// uart_top
module uart_top (
	input 		clk,    
	input 		rst_n,
	input 		uart_rx,
	output		uart_tx
);
clock: 20.0 ns
lec_check: 0
abc_area: 1
cap_margin: 20
core_margin: 2
core_utilization: 43
cts_cluster_diameter: 323
cts_cluster_size: 98
place_density: 0.37
setup_slack_margin: 5.0
slew_margin: 20
tns_end_percent: 20
run.sh (not shown) runs the stock make flow with config.mk's settings and CLKGATE_MAP_FILE=.
The first run completed with no timing, DRC or antenna violations.
==> next run, changes <==
Settings changed: CELL_PAD_IN_SITES_DETAIL_PLACEMENT set to 1, CELL_PAD_IN_SITES_GLOBAL_PLACEMENT set to 3, CORE_ASPECT_RATIO set to 0.55, CORE_MARGIN 2 to 5, CORE_UTILIZATION 43 to 40, CTS_CLUSTER_DIAMETER 323 to unset, CTS_CLUSTER_SIZE 98 to 26, GPL_ROUTABILITY_DRIVEN set to 0, HOLD_SLACK_MARGIN set to 0.04, PLACE_DENSITY 0.37 to unset, SETUP_SLACK_MARGIN 5.0 to unset, SLEW_MARGIN 20 to 35.
The changed run completed with no timing, DRC or antenna violations. Die area rises by 18%. Worst setup slack improved by 420 ps. Critical path depth does not change. First-iteration DRC count rises by 17%. Clock skew is about the same. Utilization falls by 3.1 points. Hold slack improved by 12 ps.

---

## violet
The RTL this note starts from:
==> flow/design.v <==
module uart_rx#(
	parameter CLK_FRE 	= 50,
	parameter UART_RATE = 115200
	) (
	input 				clk,    
	input 				rst_n,
	output 	 			recv_en,	
	output reg 	[ 7:0] 	recv_data,	
	input 				rx_pin 
);
parameter  RATE_CNT = (CLK_FRE * 1000_000 / UART_RATE) - 1;
reg [10:0] clk_cnt;
localparam WAIT = 2'd0, START = 2'd1, RECV = 2'd2, STOP = 2'd3;
reg [1:0] state;
assign recv_en = clk_cnt == RATE_CNT * 3 / 2;
reg [ 7:0] recv_data_r;
reg [ 2:0] recv_cnt;
always@(posedge clk)
	if(!rst_n)begin
		state 		<= WAIT;
		clk_cnt 	<= 0;
		recv_data 	<= 0;
	end
	else
	case(state)
		WAIT:
			if(!rx_pin)begin 
				recv_cnt <= 'd0;
				state <= START;
			end
		START:begin 
			if(clk_cnt == RATE_CNT / 2)begin 
				clk_cnt <= 0;
				state <= RECV;
			end
			else
				clk_cnt <= clk_cnt + 1;
		end
		RECV:begin 
			if(clk_cnt == RATE_CNT)begin 
				clk_cnt <= 0;
				recv_data_r[recv_cnt] <= rx_pin;
				recv_cnt <= recv_cnt + 1;
				state <= (recv_cnt == 7 )?STOP : RECV ;
			end
			else
				clk_cnt <= clk_cnt + 1;
		end
		STOP:begin 
			recv_data <= recv_data_r;
			if(clk_cnt == RATE_CNT * 3 / 2)begin 
				clk_cnt <= 0;
				state <= WAIT;
			end
			else 
				clk_cnt <= clk_cnt + 1;
		end
	endcase
endmodule
module uart_tx#(
	parameter CLK_FRE 	= 50,
	parameter UART_RATE = 115200
	) (
	input 				clk,    
	input 				rst_n,
	input 				send_en ,	
	output 	 			send_busy ,	
	input 		[ 7:0] 	send_data ,	
	output reg 			tx_pin
);
parameter  RATE_CNT = (CLK_FRE * 1000_000 / UART_RATE) - 1;
reg [10:0] clk_cnt;
localparam WAIT = 2'd0, START = 2'd1, SEND = 2'd2, STOP = 2'd3;
reg [1:0] state;
assign send_busy = state != WAIT;
reg [ 7:0] send_data_r;
reg [ 2:0] send_cnt;
always@(posedge clk)
	if(!rst_n)begin
		state 	<= WAIT;
		clk_cnt <= 0;
		tx_pin 	<= 1;
	end
	else
	case(state)
		WAIT:
			if(send_en)begin 
				send_data_r <= send_data;
				send_cnt <= 'd0;
				state <= START;
			end
		START:begin 
			tx_pin <= 0;
			if(clk_cnt == RATE_CNT)begin 
				clk_cnt <= 0;
				state <= SEND;
			end
			else
				clk_cnt <= clk_cnt + 1;
		end
		SEND:begin 
			tx_pin <= send_data_r[send_cnt];
			if(clk_cnt == RATE_CNT)begin 
				clk_cnt <= 0;
				send_cnt <= send_cnt + 1;
				state <= (send_cnt == 7 )?STOP : SEND ;
			end
			else
				clk_cnt <= clk_cnt + 1;
		end
		STOP:begin 
			tx_pin <= 1;
			if(clk_cnt == RATE_CNT)begin 
				clk_cnt <= 0;
				state <= WAIT;
			end
			else
				clk_cnt <= clk_cnt + 1;
		end
	endcase
endmodule
module uart_top (
	input 		clk,    
	input 		rst_n,
	input 		uart_rx,
	output		uart_tx
);
parameter CLK_FRE 		= 50;
parameter UART_RATE 	= 115200;
localparam SEND = 2'd0, WAIT = 2'd1;
reg [1:0] state;
reg  [31:0] wait_cnt;
reg  [ 7:0] send_cnt;
reg  [ 7:0] send_data;
reg  	    send_en;
wire [ 7:0] recv_data;
wire 		recv_en;
wire 		send_busy;
parameter 	ENG_NUM  = 9; 
parameter 	CHE_NUM  = 2; 
parameter 	DATA_NUM = CHE_NUM * 3 + ENG_NUM;  
wire [ DATA_NUM * 8 - 1:0] char_data = {8'hE4,8'hBD,8'hA0,8'hE5,8'hA5,8'hBD,"  World","\r\n"};
wire [ 7:0] char_byte = (send_cnt < DATA_NUM) ? char_data[ (DATA_NUM - 1 - send_cnt) * 8 +: 8] : 8'h00;
always@(posedge clk)
	if(!rst_n)begin
		state 		<= SEND;
		wait_cnt 	<= 0;
		send_cnt 	<= 0;
		send_en 	<= 'b0;
	end
	else
	case(state)
		SEND:begin  
			if(send_cnt == DATA_NUM + 1)begin 
				send_en 	<= 'b0;
				send_cnt 	<=  0;
				state 		<= WAIT;
			end
			else if(!send_busy)begin
				send_en 	<= 'b1;
				send_data 	<= char_byte;
				send_cnt 	<= send_cnt + 1;
			end
		end
		WAIT: 
			if(wait_cnt == CLK_FRE * 1000_000)begin 
				wait_cnt <= 0;
				state <= SEND;
			end
			else begin
				send_en <= recv_en;
				send_data <= recv_data;
				wait_cnt <= wait_cnt + 1;
			end
	endcase
uart_tx #(
	.CLK_FRE 	(CLK_FRE 	),
	.UART_RATE 	(UART_RATE 	)
	)uart_tx_m0(
	.clk 		(clk 		),
	.rst_n 		(rst_n 		),
	.send_en 	(send_en 	),
	.send_busy 	(send_busy 	),
	.send_data 	(send_data 	),
	.tx_pin 	(uart_tx 	)
	);
uart_rx #(
	.CLK_FRE 	(CLK_FRE 	),
	.UART_RATE 	(UART_RATE 	)
	)uart_rx_m0(
	.clk 		(clk 		),
	.rst_n 		(rst_n 		),
	.recv_en 	(recv_en 	),
	.recv_data 	(recv_data 	),
	.rx_pin 	(uart_rx 	)
	);
endmodule
clock: 3.12 ns
lec_check: 0
cap_margin: 20
cell_pad_in_sites_detail_placement: 0
core_aspect_ratio: 0.9
core_margin: 2
core_utilization: 72
cts_cluster_diameter: 198
cts_cluster_size: 20
place_density_lb_addon: 0.0
setup_slack_margin: 0.93
slew_margin: 20
tns_end_percent: 80
violet has completed all stages; timing, DRC and antenna checks passed.
What harbor does differently from violet at the input level:
Settings: clearing CORE_ASPECT_RATIO, which used to be 0.9; swapping 0.93 for 0.92 in SETUP_SLACK_MARGIN; clearing PLACE_DENSITY_LB_ADDON, which used to be 0.0; swapping 20 for 10 in CTS_CLUSTER_SIZE; clearing TNS_END_PERCENT, which used to be 80; clearing CELL_PAD_IN_SITES_DETAIL_PLACEMENT, which used to be 0; clearing CTS_CLUSTER_DIAMETER, which used to be 198.
==> results <==
harbor against violet: post-route total power increased 4.7%; power density over the cells climbed about 3.7%; final area increased 1.0%.
harbor vs violet: count of clock buffers in the final design up in harbor
STATUS via count: harbor loses against violet
Vertical die dimension: harbor vs violet up 5.2%
For onyx, these inputs were changed with respect to harbor:
Settings: an added PLACE_DENSITY_LB_ADDON of 0.12; an added CTS_CLUSTER_DIAMETER of 400; an added CORE_ASPECT_RATIO of 0.69.
On cell count, harbor tracks onyx almost exactly.
onyx has completed all stages; timing, DRC and antenna checks passed.
On cell area after technology mapping, onyx and harbor are neck and neck.
There was hardly any difference in count of H-tree levels built during CTS between onyx and harbor.
Overall power of the completed layout of onyx exceeds that of harbor slightly.
The clock skew number comes out higher for harbor vs onyx.
> inputs changed (onyx -> sierra)
Settings: CORE_ASPECT_RATIO no longer set, was 0.69; CAP_MARGIN now 0, was 20.
Per the comparison of sierra with onyx, overall routing resource usage fell 4.2 points, via count normalized by instance count fell about 3.4%. onyx and sierra ended up with nearly the same fraction of standard cell area that is sequential. Going from onyx to sierra, met1 demand-to-capacity share in global routing shrank by 11 points, share of total power in combinational logic shrank by 0.6 points. Compared with onyx, sierra shows initial standard-cell utilization of the core higher by 0.55 points. Leakage component of the power delta (sierra -> onyx): insignificant.
What pepper does differently from sierra at the input level:
Settings: swapping 0 for 40 in CAP_MARGIN; putting HOLD_SLACK_MARGIN at 0.29 where nothing was set; putting CORE_ASPECT_RATIO at 0.69 where nothing was set.
Notes after the runs:
- Re sum of buffers and inverters on the critical path: pepper is 1 down on sierra.
- Per the comparison of pepper with sierra, power density normalized to cell area saw an increase; time the final worst path needs with I/O delays and setup saw a decrease; total wirelength of the detailed-routed design saw an increase.
- Density: pepper sparser than sierra
- pepper ends up with a detailed-router iteration count before antenna repair that is 1 higher than in sierra.
Edits applied to the flow inputs when going from pepper to juniper:
Settings: a change of SETUP_SLACK_MARGIN from 0.92 to 0.77; a deleted HOLD_SLACK_MARGIN that had been 0.29; a deleted PLACE_DENSITY_LB_ADDON that had been 0.12; a change of CTS_CLUSTER_DIAMETER from 400 to 104; a deleted CORE_ASPECT_RATIO that had been 0.69; a change of CAP_MARGIN from 40 to 20; a deleted CTS_CLUSTER_SIZE that had been 10.
==> comparison <==
Summary: with pepper as the reference, combined area of the multi-input logic cells in juniper moved down slightly. In juniper relative to pepper, power density over cell area had gone down slightly. Compared with pepper, in juniper first-pass GRT wire length went down, total non-filler cell area in the finished layout went down by 0.90%, overall die width down about 16%, final cell count shows no meaningful change. Between pepper and juniper, the difference in utilization after layout is negligible. The peak fanout along the critical path in juniper sits 3 below the value recorded for pepper. Of pepper and juniper, pepper shows the higher worst slew margin relative to its limit, with juniper below it.
Power and IR drop assume default switching activity.
